## badicecream
module badicecream(input         Clk,                 
                             Reset,               
                             frame_clk,           
                input [10:0]   DrawX, DrawY ,    
				input [15:0]   keycode,				  
               	output logic is_BI	,			 
				output logic [10:0] BI_X, BI_Y,
				input logic up_wall, down_wall , left_wall, right_wall,
				output logic [10:0] BI_X_Pos, BI_Y_Pos,
				output logic [5:0] BI_BlkX_Pos, BI_BlkY_Pos
              );
For scale: ~940 cells after synthesis, about 68 flip-flops, about 100 I/O pins, about 6400 sq um of cells after synthesis.
==> flow/config.mk <==
export PLATFORM = sky130hd
export DESIGN_NAME = badicecream
export DESIGN_NICKNAME = badicecream
export VERILOG_FILES = /design/flow/design.v
export SDC_FILE = /design/flow/constraint.sdc
export NUM_CORES = 4
export LEC_CHECK = 0
export ABC_AREA = 1
export CAP_MARGIN = 20
export CORE_MARGIN = 4
export CORE_UTILIZATION = 56
export CTS_CLUSTER_DIAMETER = 253
export CTS_CLUSTER_SIZE = 99
export SETUP_SLACK_MARGIN = 1.46
export SLEW_MARGIN = 20
export TNS_END_PERCENT = 10
==> flow/constraint.sdc <==
create_clock -name core_clock -period 8.0 [get_ports {Clk}]
set_input_delay 1.6000 -clock core_clock [delete_from_list [all_inputs] [get_ports {Clk}]]
set_output_delay 1.6000 -clock core_clock [all_outputs]
set_load 0.01 [all_outputs]
run.sh (not shown) runs the stock make flow with config.mk's settings and CLKGATE_MAP_FILE=.
The baseline passed the timing, DRC and antenna checks.
Change:
- ABC_AREA: 1 -> 0
- CORE_UTILIZATION: 56 -> 66
- HOLD_SLACK_MARGIN: unset -> 0.3
- PLACE_DENSITY: unset -> 0.86
- SETUP_SLACK_MARGIN: 1.46 -> 0.2
Effect:
- This time the run finished but failed the layout checks on negative setup slack
- setup slack gets worse by 1400 ps
- final cell count is lower by 18%
- maximum frequency went down by 16%
- power decreases by 1.5%
- clock power went down by 16%
Change:
- ABC_AREA: 0 -> unset
- CORE_MARGIN: 4 -> 2
- CORE_UTILIZATION: 66 -> 12
- CTS_CLUSTER_DIAMETER: 253 -> unset
- CTS_CLUSTER_SIZE: 99 -> unset
- HOLD_SLACK_MARGIN: 0.3 -> unset
- PLACE_DENSITY: 0.86 -> unset
- TNS_END_PERCENT: 10 -> unset
- clock period: 8.0 -> 8.45 ns (I/O delays scaled with it)
What happened: Now the flow finished with timing, DRC and antenna clean; wire length shrinks by about a fifth; power shrinks by a few percent; clock power grows by a quarter to a third; register-to-register slack improves by 1100 ps; combinational power shrinks by a quarter to a third; design area grows by a few percent.
Change:
- CORE_UTILIZATION: 12 -> 64
- SETUP_SLACK_MARGIN: 0.2 -> unset
- clock period: 8.45 -> 5.69 ns (I/O delays scaled with it)
Result: The new run stopped in global routing (5_1_grt) (ODB-0269); synthesized area does not change; synthesized cell count stays the same; die area falls by 80%.
Change:
- CORE_UTILIZATION: 64 -> 28
- SETUP_SLACK_MARGIN: unset -> 0.2
- clock period: 5.69 -> 8.15 ns (I/O delays scaled with it)
The new run passed the timing, DRC and antenna checks.
Die size rose by about 120%.
Synthesized area is unchanged.
Synthesized cell count does not change.
Change:
- CORE_UTILIZATION: 28 -> 64
- SETUP_SLACK_MARGIN: 0.2 -> -0.49
- clock period: 8.15 -> 7.16 ns (I/O delays scaled with it)
After rerunning: This time the run completed and failed the layout checks on negative setup slack; core utilization climbs by 49 points; wire length rises by about a fifth; worst setup slack degrades by 930 ps; sequential share of layout area increases by 0.20 points; non-clock buffer count increases by 25; die size fell by well over a third.

---

Setup of run A:
Starting RTL as in the previous note.
## badicecream
module badicecream(input         Clk,                 
                             Reset,               
                             frame_clk,           
                input [10:0]   DrawX, DrawY ,    
				input [15:0]   keycode,				  
               	output logic is_BI	,			 
				output logic [10:0] BI_X, BI_Y,
				input logic up_wall, down_wall , left_wall, right_wall,
				output logic [10:0] BI_X_Pos, BI_Y_Pos,
				output logic [5:0] BI_BlkX_Pos, BI_BlkY_Pos
              );
	enum logic[2:0] { 
					 right=3'b000, 
					 left=3'b001,
					 up=3'b010,
					 down=3'b011,
					 Halted=3'b100} Dir, Dir_in, Dir_delayed, Dir_delayed_in;
    parameter [10:0] BI_X_Corner = 11'd64;   
    parameter [10:0] BI_Y_Corner = 11'd95;   
    parameter [5:0] BI_Blk_X_Corner = 6'd1;   
    parameter [5:0] BI_Blk_Y_Corner = 6'd1;   
    parameter [10:0] BI_X_Step = 10'd1;       
    parameter [10:0] BI_Y_Step = 10'd1;       
    parameter  BI_sizeX = 6'd32;         
	parameter  BI_sizeY = 6'd48;
	logic [5:0] frame_counter, per_frame_counter;   
	logic [5:0] frame_counter_in, per_frame_counter_in;
	logic [5:0] pace_counter, pace_counter_in;
    logic [10:0] BI_X_Motion, BI_Y_Motion;
    logic [10:0] BI_X_Pos_in, BI_X_Motion_in, BI_Y_Pos_in, BI_Y_Motion_in;
	logic [5:0] BI_BlkX_Pos_in, BI_BlkY_Pos_in;
	logic [2:0] health;
	assign health = 3'd1;    
    logic frame_clk_delayed, frame_clk_rising_edge;
   always_ff @ (posedge Clk) 
	begin
        frame_clk_delayed <= frame_clk;
        frame_clk_rising_edge <= (frame_clk == 1'b1) && (frame_clk_delayed == 1'b0);
		if (Reset)
		begin
			frame_counter <= 6'b0;
			per_frame_counter <= 6'b0;
		end
		else
		begin
  ...
clock: 9.0 ns
lec_check: 0
cap_margin: 20
core_margin: 2
core_utilization: 68
cts_cluster_diameter: 116
cts_cluster_size: 33
max_routing_layer: met5
place_density: 0.67
slew_margin: 20
tns_end_percent: 15
Run A finished every stage and its layout cleared the timing, DRC and antenna checks.
Inputs modified between run A and run B:
diff --git a/flow/config.mk b/flow/config.mk
--- a/flow/config.mk
+++ b/flow/config.mk
@@ -10,3 +10,3 @@
-export CORE_UTILIZATION = 68
-export CTS_CLUSTER_DIAMETER = 116
-export CTS_CLUSTER_SIZE = 33
+export CORE_UTILIZATION = 52
+export CTS_CLUSTER_DIAMETER = 254
+export CTS_CLUSTER_SIZE = 100
@@ -14 +14 @@
-export PLACE_DENSITY = 0.67
+export PLACE_DENSITY_LB_ADDON = 0.05
==> results <==
- Between run B and run A, the logic area is higher for run A.
- Run B ended with more worst setup slack after placement than run A.
- Looking at total of fill cells in the finished design across run B and run A, the one that comes out lower is run A.
- Of run B and run A, the run reporting the lower placer congestion estimate was run A.
--- input diff run B..run C ---
diff --git a/flow/config.mk b/flow/config.mk
--- a/flow/config.mk
+++ b/flow/config.mk
@@ -9,4 +9,4 @@
-export CORE_MARGIN = 2
-export CORE_UTILIZATION = 52
-export CTS_CLUSTER_DIAMETER = 254
-export CTS_CLUSTER_SIZE = 100
+export CORE_MARGIN = 10
+export CORE_UTILIZATION = 38
+export CTS_CLUSTER_DIAMETER = 376
+export CTS_CLUSTER_SIZE = 16
Run C went all the way through synthesis, placement and routing and the layout is clean on timing, DRC and antenna.
Number of standard cells in the final layout excluding fillers grows by a few percent when moving from run B to run C.
Against run B, run C comes in 0.051 ns lower on setup slack.
Going from run B to run C, overall die height grew by 31%, combinational fraction of the cell area now sits lower, horizontal die dimension up 31%.
Looking only at clock skew, and setting everything else aside, the higher value of run B and run C goes to run B.
Global-route usage, run B and run C: lower on run C
Input changes introduced in run D (baseline for comparison: run C):
diff --git a/flow/config.mk b/flow/config.mk
--- a/flow/config.mk
+++ b/flow/config.mk
@@ -9,4 +9,4 @@
-export CORE_MARGIN = 10
-export CORE_UTILIZATION = 38
-export CTS_CLUSTER_DIAMETER = 376
-export CTS_CLUSTER_SIZE = 16
+export CORE_ASPECT_RATIO = 1.05
+export CORE_MARGIN = 2
+export CORE_UTILIZATION = 63
+export CTS_CLUSTER_DIAMETER = 116
@@ -14 +13,0 @@
-export PLACE_DENSITY_LB_ADDON = 0.05
==> flow/constraint.sdc <==
create_clock -name core_clock -period 5.39 [get_ports {Clk}]
set_input_delay 1.0780 -clock core_clock [delete_from_list [all_inputs] [get_ports {Clk}]]
set_output_delay 1.0780 -clock core_clock [all_outputs]
set_load 0.01 [all_outputs]
==> comparison <==
Run D finished all stages; however, its layout fails the closing checks, the failures being negative setup slack.
Design internal power on run D is behind run C.
Delta (run D minus run C): die area went down by 51%; non-clock buffer count rose 127; growth of design area from synthesis to finish rose by 19 points; switching share of power saw an increase.
Looking at register-to-register path setup slack, run D sits 4.36 ns lower than run C does.
Input changes introduced in run E (baseline for comparison: run D):
diff --git a/flow/config.mk b/flow/config.mk
--- a/flow/config.mk
+++ b/flow/config.mk
@@ -9 +8,0 @@
-export CORE_ASPECT_RATIO = 1.05
@@ -11,3 +10,2 @@
-export CORE_UTILIZATION = 63
-export CTS_CLUSTER_DIAMETER = 116
-export MAX_ROUTING_LAYER = met5
+export CORE_UTILIZATION = 40
+export SETUP_SLACK_MARGIN = 0.2
@@ -15 +12,0 @@
-export TNS_END_PERCENT = 15
==> flow/constraint.sdc <==
create_clock -name core_clock -period 7.72 [get_ports {Clk}]
set_input_delay 1.5440 -clock core_clock [delete_from_list [all_inputs] [get_ports {Clk}]]
set_output_delay 1.5440 -clock core_clock [all_outputs]
set_load 0.01 [all_outputs]
==> comparison <==
Run E went all the way through synthesis, placement and routing and the layout is clean on timing, DRC and antenna.
Total negative slack for setup checks is lower on run D
From run D to run E the numbers moved as follows: leftover overflow at the end of global routing ~0 delta; relative slew slack +3.0 points.
Run D consumes more power than run E.
In the metrics for run D and run E, the one carrying the higher critical path depth is run D.

---

badicecream again, from the RTL that the note above started with.
clock: 3.53 ns
lec_check: 0
abc_area: 1
cap_margin: 15
core_aspect_ratio: 0.5
core_margin: 2
core_utilization: 72
cts_cluster_diameter: 372
cts_cluster_size: 98
place_density: 0.4
setup_slack_margin: 1.04
slew_margin: 20
The baseline did not get past detailed placement.
Then changed:
- CAP_MARGIN: 15 -> 20
- CORE_ASPECT_RATIO: 0.5 -> unset
- CORE_UTILIZATION: 72 -> 64
- CTS_CLUSTER_DIAMETER: 372 -> unset
- SETUP_SLACK_MARGIN: 1.04 -> 0.74
Effect:
- This time the run aborted during global routing with DPL-0038
- die area is higher by 11%
- area after synthesis does not change
- synthesized cell count stays the same
Then changed:
- CAP_MARGIN: 20 -> 15
- CORE_UTILIZATION: 64 -> 72
- CTS_CLUSTER_DIAMETER: unset -> 372
- HOLD_SLACK_MARGIN: unset -> -0.04
Effect: The new run died in detailed placement. Synthesized cell count does not change. Synthesized area does not change. Die area decreases by 11%.
Then changed:
- CAP_MARGIN: 15 -> 20
- CORE_UTILIZATION: 72 -> 62
- CTS_CLUSTER_DIAMETER: 372 -> unset
- CTS_CLUSTER_SIZE: 98 -> unset
- HOLD_SLACK_MARGIN: -0.04 -> unset
- PLACE_DENSITY: 0.4 -> unset
- SETUP_SLACK_MARGIN: 0.74 -> 0.2
- clock period: 3.53 -> 4.29 ns (I/O delays scaled with it)
What happened: This time the run reached the layout checks and failed them: negative setup slack; synthesized cell count stays the same; synthesized area does not change; die area came out higher by 15%.
No activity file was given, so power comes from the tool's default toggle rates.
